==> run A <==
Design labyrinth_car, start of the top module:
module labyrinth_car
(
	input  		 clk	,
	input  		 rst	,	 
	input  		 echoR,
	input  		 echoL,
	input  		 echoM,
	output 		 trigR,	 
	output 		 trigL,
	output 		 trigM,
	output 		 Tx	,
	output [3:0] motors_PWM,
	output 		 led,
	output 		 buzzer
);
==> flow/config.mk <==
export PLATFORM = sky130hd
export DESIGN_NAME = labyrinth_car
export DESIGN_NICKNAME = labyrinth_car
export VERILOG_FILES = /design/flow/design.v
export SDC_FILE = /design/flow/constraint.sdc
export NUM_CORES = 4
export LEC_CHECK = 0
export CAP_MARGIN = 20
export CELL_PAD_IN_SITES_DETAIL_PLACEMENT = 1
export CORE_MARGIN = 4
export CORE_UTILIZATION = 23
export CTS_CLUSTER_SIZE = 26
export GPL_ROUTABILITY_DRIVEN = 1
export MIN_ROUTING_LAYER = met1
export PLACE_DENSITY_LB_ADDON = 0.04
export SETUP_SLACK_MARGIN = -0.4
export SLEW_MARGIN = 10
==> flow/constraint.sdc <==
create_clock -name core_clock -period 5.43 [get_ports {clk}]
set_input_delay 1.0860 -clock core_clock [delete_from_list [all_inputs] [get_ports {clk}]]
set_output_delay 1.0860 -clock core_clock [all_outputs]
set_load 0.01 [all_outputs]
run.sh (not shown) runs the stock make flow with config.mk's settings and CLKGATE_MAP_FILE=.
==> run E: changes against run A <==
==> flow/config.mk (replaced) <==
export PLATFORM = sky130hd
export DESIGN_NAME = labyrinth_car
export DESIGN_NICKNAME = labyrinth_car
export VERILOG_FILES = /design/flow/design.v
export SDC_FILE = /design/flow/constraint.sdc
export NUM_CORES = 4
export LEC_CHECK = 0
export CAP_MARGIN = 20
export CORE_MARGIN = 2
export CORE_UTILIZATION = 40
export SLEW_MARGIN = 20
==> flow/constraint.sdc (replaced) <==
create_clock -name core_clock -period 5.06 [get_ports {clk}]
set_input_delay 1.0120 -clock core_clock [delete_from_list [all_inputs] [get_ports {clk}]]
set_output_delay 1.0120 -clock core_clock [all_outputs]
set_load 0.01 [all_outputs]
==> qor summary <==
| item | run A | run E |
|---|---|---|
| Result of the run | no timing/DRC/antenna violations | no timing/DRC/antenna violations |
| Via density per instance | 4.731 | 5.477 |
| Longest individual stage delay on the worst path | 0.52 ns | 0.57 ns |
| Area used by multi-input combinational logic | 12890 µm² | 12920 µm² |
| Flop+latch power | 2.41 mW | 2.59 mW |
| Endpoint of the worst hold path | UART_Transmitter.r_SM_Main[0]$_DFF_P_ | UART_Transmitter.r_Clock_Count[9]$_SDFFE_PP0P_ |
| Pleak | 8.994 nW | 8.852 nW |
| Register area | 6466 µm² | 6475 µm² |
| Switching fraction of total power | 0.2391 | 0.2298 |
| Sequential share of cell area | 0.2787 | 0.2899 |
| HPWL after DPL | 44790 µm | 33770 µm |
| Overall die height | 306.2 µm | 230.2 µm |
| Layout clock area frac | 0.06406 | 0.05467 |
| Final weighted congestion of routability-driven global placement | 0.7486 | 0.8915 |
| # rows | 109 | 82 |
| Tally of OpenROAD warnings | 64 | 61 |
| Post-route standard cell area excluding fillers | 23200 µm² | 22340 µm² |


==> inputs of v37 <==
Starting RTL as in the previous note.
clock: 3.77 ns
lec_check: 0
abc_area: 1
cap_margin: 20
core_aspect_ratio: 0.9
core_margin: 2
core_utilization: 72
cts_cluster_diameter: 181
gpl_routability_driven: 0
place_density_lb_addon: 0.02
slew_margin: 20
==> inputs of v22, as changes to v37 <==
Settings changed: CORE_ASPECT_RATIO 0.9 to unset, CORE_UTILIZATION 72 to 71, CTS_CLUSTER_DIAMETER 181 to unset, CTS_CLUSTER_SIZE set to 15, GPL_ROUTABILITY_DRIVEN 0 to unset, PLACE_DENSITY_LB_ADDON 0.02 to 0.11, SETUP_SLACK_MARGIN set to 1.17.
==> flow/constraint.sdc (replaced) <==
create_clock -name core_clock -period 3.96 [get_ports {clk}]
set_input_delay 0.7920 -clock core_clock [delete_from_list [all_inputs] [get_ports {clk}]]
set_output_delay 0.7920 -clock core_clock [all_outputs]
set_load 0.01 [all_outputs]
==> inputs of v21, as changes to v37 <==
Settings changed: ABC_AREA 1 to unset, CORE_ASPECT_RATIO 0.9 to unset, CORE_UTILIZATION 72 to 40, CTS_CLUSTER_DIAMETER 181 to unset, GPL_ROUTABILITY_DRIVEN 0 to unset, PLACE_DENSITY_LB_ADDON 0.02 to unset.
==> flow/constraint.sdc (replaced) <==
create_clock -name core_clock -period 10.0 [get_ports {clk}]
set_input_delay 2.0000 -clock core_clock [delete_from_list [all_inputs] [get_ports {clk}]]
set_output_delay 2.0000 -clock core_clock [all_outputs]
set_load 0.01 [all_outputs]
==> out/qor.log <==
qor: outcome.checkFailReasons negative setup slack
qor: synthesis.synth-seq-area-share 0.314
qor: routing.vias 19957
qor: setup_path.r2r_start AK.duty[9]
qor: synthesis.syn-num-nets 3087
qor: setup_path.critPathMaxStageDelay 0.55 ns
qor: timing.max_slew.worst_pin.slew 0.903 ns
qor: pwr.vdd.ir_drop.worst 0.000450 V
qor: timing.max_freq 227 MHz
qor: finish.clock_buffer_count 49
qor: die.die.size.x 182 um
qor: setup_path.worst_ep_arrival_time 4.86 ns
qor: timing.report.final.setup_viol 4
qor: finish.buf_share 0.0438
qor: outcome.status finished with violations
qor: global_routing.globalRouteMet2Util 0.605
qor: synthesis.synth-xor-area-share 0.0446
qor: timing.worst_slack -0.633 ns
qor: setup_path.crit_path_end PWM.IN[1]
[end of results for v37]
==> out/qor.log <==
qor: outcome.status finished with violations
qor: outcome.checkFailReasons negative setup slack
qor: routing.vias 19840
qor: setup_path.critPathMaxStageDelay 0.58 ns
qor: finish.buf_share 0.0407
qor: setup_path.crit_path_end PWM.IN[1]
qor: timing.worst_slack -0.648 ns
qor: finish.clock_buffer_count 46
qor: synthesis.syn-num-nets 3087
qor: timing.report.final.setup_viol 4
qor: synthesis.synth-seq-area-share 0.314
qor: global_routing.globalRouteMet2Util 0.612
[end of results for v22]
==> out/qor.log <==
qor: outcome.status no timing/DRC/antenna violations
qor: global_routing.globalRouteMet2Util 0.294
qor: min_path.min_delay_path_depth 2
qor: setup_path.r2r_start AK.duty[2]
qor: synthesis.synth-seq-area-share 0.316
qor: routing.vias 16858
qor: pwr.power.internal 2.23 mW
qor: setup_path.crit_path_end PWM.IN[0]
qor: timing.worst_slack 5.02 ns
qor: synthesis.syn-num-nets 2681
qor: synthesis.synth.logic.top_family simple AND/OR/NAND/NOR gates
qor: finish.buf_share 0.0107
qor: pwr.vdd.ir_drop.worst 0.000135 V
qor: synthesis.synth_area_per_cell 8.34 um^2
qor: synthesis.synth.area.mux_share 0.0301
qor: synthesis.synth-xor-area-share 0.0569
qor: timing.report.final.setup_viol 0
qor: global_routing.antenna_found_initial 0
qor: setup_path.worst_ep_arrival_time 5.46 ns
[end of results for v21]


==> inputs of run X <==
Starting RTL as in the previous note.
Design labyrinth_car, start of the top module:
module labyrinth_car
(
	input  		 clk	,
	input  		 rst	,	 
	input  		 echoR,
	input  		 echoL,
	input  		 echoM,
	output 		 trigR,	 
	output 		 trigL,
	output 		 trigM,
	output 		 Tx	,
	output [3:0] motors_PWM,
	output 		 led,
	output 		 buzzer
);
==> flow/config.mk <==
export PLATFORM = sky130hd
export DESIGN_NAME = labyrinth_car
export DESIGN_NICKNAME = labyrinth_car
export VERILOG_FILES = /design/flow/design.v
export SDC_FILE = /design/flow/constraint.sdc
export NUM_CORES = 4
export LEC_CHECK = 0
export ABC_AREA = 0
export CAP_MARGIN = 10
export CORE_ASPECT_RATIO = 0.79
export CORE_MARGIN = 10
export CORE_UTILIZATION = 49
export GPL_ROUTABILITY_DRIVEN = 1
export GPL_TIMING_DRIVEN = 1
export MAX_ROUTING_LAYER = met4
export SLEW_MARGIN = 20
==> flow/constraint.sdc <==
create_clock -name core_clock -period 10.0 [get_ports {clk}]
set_input_delay 2.0000 -clock core_clock [delete_from_list [all_inputs] [get_ports {clk}]]
set_output_delay 2.0000 -clock core_clock [all_outputs]
set_load 0.01 [all_outputs]
==> run P: changes against run X <==
==> flow/config.mk (replaced) <==
export PLATFORM = sky130hd
export DESIGN_NAME = labyrinth_car
export DESIGN_NICKNAME = labyrinth_car
export VERILOG_FILES = /design/flow/design.v
export SDC_FILE = /design/flow/constraint.sdc
export NUM_CORES = 4
export LEC_CHECK = 0
export ABC_AREA = 1
export CAP_MARGIN = 0
export CORE_ASPECT_RATIO = 0.9
export CORE_MARGIN = 2
export CORE_UTILIZATION = 72
export CTS_CLUSTER_DIAMETER = 181
export GPL_ROUTABILITY_DRIVEN = 0
export PLACE_DENSITY = 0.38
export SLEW_MARGIN = 20
==> flow/constraint.sdc (replaced) <==
create_clock -name core_clock -period 3.77 [get_ports {clk}]
set_input_delay 0.7540 -clock core_clock [delete_from_list [all_inputs] [get_ports {clk}]]
set_output_delay 0.7540 -clock core_clock [all_outputs]
set_load 0.01 [all_outputs]
==> run K: changes against run X <==
==> flow/config.mk (replaced) <==
export PLATFORM = sky130hd
export DESIGN_NAME = labyrinth_car
export DESIGN_NICKNAME = labyrinth_car
export VERILOG_FILES = /design/flow/design.v
export SDC_FILE = /design/flow/constraint.sdc
export NUM_CORES = 4
export LEC_CHECK = 0
export ABC_AREA = 1
export CAP_MARGIN = 20
export CORE_MARGIN = 2
export CORE_UTILIZATION = 70
export CTS_CLUSTER_SIZE = 93
export SLEW_MARGIN = 20
==> flow/constraint.sdc (replaced) <==
create_clock -name core_clock -period 6.05 [get_ports {clk}]
set_input_delay 1.2100 -clock core_clock [delete_from_list [all_inputs] [get_ports {clk}]]
set_output_delay 1.2100 -clock core_clock [all_outputs]
set_load 0.01 [all_outputs]
==> insert_results.sql <==
-- implementation run metrics
INSERT INTO impl_metrics (metric_group, metric, value, unit) VALUES
('synth', 'synth_compound_gate_area_share', '16.1', '%'),
('synth', 'synth-adder-area-share', '15.7', '%'),
('final_layout', 'num-clock-buffers', '57', ''),
('floorplanning', 'initial_core_util', '49.6', '%'),
('power_and_ir_drop', 'power.leakage', '8.80', 'nW'),
('route', 'detail_route.vias_per_cell', '5.70', ''),
('global_route', 'grt_util_met3', '2.52', '%'),
('final_layout', 'logic_area', '12900', 'um^2'),
('final_layout', 'comb-cell-share', '58.5', '%'),
('power_and_ir_drop', 'clockPowerShare', '47.8', '%'),
('power_and_ir_drop', 'power-top-group', 'registers', ''),
('synth', 'synthTopCellsByCount', 'sky130_fd_sc_hd__dfxtp_1, sky130_fd_sc_hd__nor2_1, sky130_fd_sc_hd__nand2_1', ''),
('placement', 'post_dp_cell_area', '20900', 'um^2'),
('final_layout', 'finish.cell_count_without_fillers', '2969', ''),
('outcome', 'run_status', 'finished clean', '');
# the run above: run X

==> insert_results.sql <==
-- implementation run metrics
INSERT INTO impl_metrics (metric_group, metric, value, unit) VALUES
('floorplanning', 'initial_core_util', '71.4', '%'),
('placement', 'post_dp_cell_area', '21000', 'um^2'),
('global_route', 'grt_util_met3', '3.87', '%'),
('outcome', 'run_status', 'finished clean', ''),
('power_and_ir_drop', 'power.leakage', '9.71', 'nW'),
('final_layout', 'num-clock-buffers', '54', ''),
('final_layout', 'finish.cell_count_without_fillers', '3256', ''),
('route', 'detail_route.vias_per_cell', '5.80', ''),
('final_layout', 'comb-cell-share', '55.7', '%'),
('power_and_ir_drop', 'clockPowerShare', '48.5', '%'),
('synth', 'synth-adder-area-share', '15.6', '%'),
('power_and_ir_drop', 'power-top-group', 'clock', '');
# the run above: run K

==> insert_results.sql <==
-- implementation run metrics
INSERT INTO impl_metrics (metric_group, metric, value, unit) VALUES
('outcome', 'run_status', 'complete, but fails checks', ''),
('outcome', 'failed_layout_checks', 'setup timing', ''),
('final_layout', 'num-clock-buffers', '46', ''),
('power_and_ir_drop', 'clockPowerShare', '48.6', '%'),
('synth', 'synth-adder-area-share', '15.6', '%'),
('timing', 'timing.final.ws_setup', '-645', 'ps'),
('timing', 'finalSetupViolCount', '4', ''),
('route', 'detail_route.vias_per_cell', '5.92', ''),
('synth', 'synth_compound_gate_area_share', '13.8', '%'),
('final_layout', 'comb-cell-share', '54.3', '%'),
('placement', 'post_dp_cell_area', '21800', 'um^2'),
('final_layout', 'finish.cell_count_without_fillers', '3327', ''),
('final_layout', 'logic_area', '12600', 'um^2'),
('global_route', 'grt_util_met3', '5.20', '%'),
('floorplanning', 'initial_core_util', '73.6', '%'),
('power_and_ir_drop', 'power-top-group', 'clock', '');
# the run above: run P



==> inputs of 05-13 <==
Starting RTL as in the previous note.
==> flow/config.mk <==
export PLATFORM = sky130hd
export DESIGN_NAME = labyrinth_car
export DESIGN_NICKNAME = labyrinth_car
export VERILOG_FILES = /design/flow/design.v
export SDC_FILE = /design/flow/constraint.sdc
export NUM_CORES = 4
export LEC_CHECK = 0
export CAP_MARGIN = 20
export CORE_MARGIN = 2
export CORE_UTILIZATION = 70
export SETUP_SLACK_MARGIN = 1.96
export SLEW_MARGIN = 20
==> flow/constraint.sdc <==
create_clock -name core_clock -period 6.74 [get_ports {clk}]
set_input_delay 1.3480 -clock core_clock [delete_from_list [all_inputs] [get_ports {clk}]]
set_output_delay 1.3480 -clock core_clock [all_outputs]
set_load 0.01 [all_outputs]
==> 09-12 (differences from 05-13) <==
--- a/flow/config.mk
+++ b/flow/config.mk
@@ -6,7 +6,12 @@
 export NUM_CORES = 4
 export LEC_CHECK = 0
+export ABC_AREA = 1
 export CAP_MARGIN = 20
+export CORE_ASPECT_RATIO = 0.9
 export CORE_MARGIN = 2
-export CORE_UTILIZATION = 70
-export SETUP_SLACK_MARGIN = 1.96
+export CORE_UTILIZATION = 72
+export CTS_CLUSTER_DIAMETER = 202
+export GPL_ROUTABILITY_DRIVEN = 0
+export PLACE_DENSITY_LB_ADDON = 0.03
+export SETUP_SLACK_MARGIN = -0.35
 export SLEW_MARGIN = 20
==> flow/constraint.sdc (replaced) <==
create_clock -name core_clock -period 3.6 [get_ports {clk}]
set_input_delay 0.7200 -clock core_clock [delete_from_list [all_inputs] [get_ports {clk}]]
set_output_delay 0.7200 -clock core_clock [all_outputs]
set_load 0.01 [all_outputs]
==> 05-21 (differences from 05-13) <==
--- a/flow/config.mk
+++ b/flow/config.mk
@@ -6,7 +6,9 @@
 export NUM_CORES = 4
 export LEC_CHECK = 0
+export ABC_AREA = 1
 export CAP_MARGIN = 20
 export CORE_MARGIN = 2
-export CORE_UTILIZATION = 70
-export SETUP_SLACK_MARGIN = 1.96
+export CORE_UTILIZATION = 72
+export GPL_ROUTABILITY_DRIVEN = 0
+export PLACE_DENSITY_LB_ADDON = 0.11
 export SLEW_MARGIN = 20
==> flow/constraint.sdc (replaced) <==
create_clock -name core_clock -period 3.87 [get_ports {clk}]
set_input_delay 0.7740 -clock core_clock [delete_from_list [all_inputs] [get_ports {clk}]]
set_output_delay 0.7740 -clock core_clock [all_outputs]
set_load 0.01 [all_outputs]
==> 11-01 (differences from 05-13) <==
--- a/flow/config.mk
+++ b/flow/config.mk
@@ -6,7 +6,11 @@
 export NUM_CORES = 4
 export LEC_CHECK = 0
-export CAP_MARGIN = 20
+export ABC_AREA = 1
+export CAP_MARGIN = 0
+export CORE_ASPECT_RATIO = 0.85
 export CORE_MARGIN = 2
-export CORE_UTILIZATION = 70
-export SETUP_SLACK_MARGIN = 1.96
+export CORE_UTILIZATION = 72
+export CTS_CLUSTER_DIAMETER = 143
+export GPL_ROUTABILITY_DRIVEN = 0
+export PLACE_DENSITY = 0.37
 export SLEW_MARGIN = 20
==> flow/constraint.sdc (replaced) <==
create_clock -name core_clock -period 3.79 [get_ports {clk}]
set_input_delay 0.7580 -clock core_clock [delete_from_list [all_inputs] [get_ports {clk}]]
set_output_delay 0.7580 -clock core_clock [all_outputs]
set_load 0.01 [all_outputs]
==> comparison <==
05-21 reached the layout checks and failed them: setup timing. 11-01 finished but fails on setup timing. 05-13 ran to the end with no violations. 09-12 finished but fails on setup timing.
Design area is about the same in 11-01 and 05-21.
In synthesized cell count, 09-12 and 11-01 do not differ.
Sequential cell count is the same in 05-21 and 09-12.
The highest via count belongs to 05-21, the lowest to 05-13.
First-iteration DRC count: 05-13 < 09-12 < 05-21 < 11-01.
Sequential power: 09-12 > 11-01 > 05-21 > 05-13.
The highest wire length belongs to 05-21, the lowest to 05-13.
Final cell count: 09-12 is larger than 05-13 (about 18%).
==> figures <==
quantity                                                                                               05-21                    05-13                       11-01                       09-12
Sequential share of power                                                                              47.2%                    48.4%                       46.6%                       48.2%
Number of standard-cell rows in the floorplan                                                             61                       62                          57                          58
Period minus WS final                                                                                4.66 ns                  4.82 ns                     4.40 ns                     4.43 ns
Post-synthesis sequential area ratio                                                                   31.4%                    31.6%                       31.4%                       31.4%
Worst r2r dst                                                                           PWM.IN[3]$_SDFF_PP0_     PWM.IN[2]$_SDFF_PP0_        PWM.IN[1]$_SDFF_PP0_        PWM.IN[1]$_SDFF_PP0_
Fraction of met1 tracks used by global routing                                                         42.5%                    40.5%                       46.0%                       43.1%
P_comb                                                                                              0.313 mW                 0.153 mW                    0.315 mW                    0.327 mW
Outcome                                                                           complete, but fails checks  complete, no violations  complete, but fails checks  complete, but fails checks
Violated checks                                                                                 setup timing                        -                setup timing                setup timing
Clock input transition at the sequential cells of the worst setup and hold paths                     0.06 ns                  0.06 ns                     0.07 ns                     0.07 ns
Total number of warnings across the stage logs                                                            64                       67                          68                          66
Most numerous cell on the critical path                                                              nand2_1                     fa_1                           -                     nand2_1
Multi-input logic portion of the cell area                                                             54.3%                    58.8%                       54.2%                       54.3%
Depth of the CTS H-tree                                                                                    2                        2                           2                           1
VDD IR-drop max                                                                                     0.412 mV                 0.261 mV                    0.390 mV                    0.453 mV
Setup violators final                                                                                      4                        0                           4                           4
Proportion of netlist area held by the largest area contributor                                        31.4%                    31.6%                       31.4%                       31.4%
Critical path arrival                                                                                5.11 ns                  5.24 ns                     4.87 ns                     4.94 ns
No activity file was given, so power comes from the tool's default toggle rates.
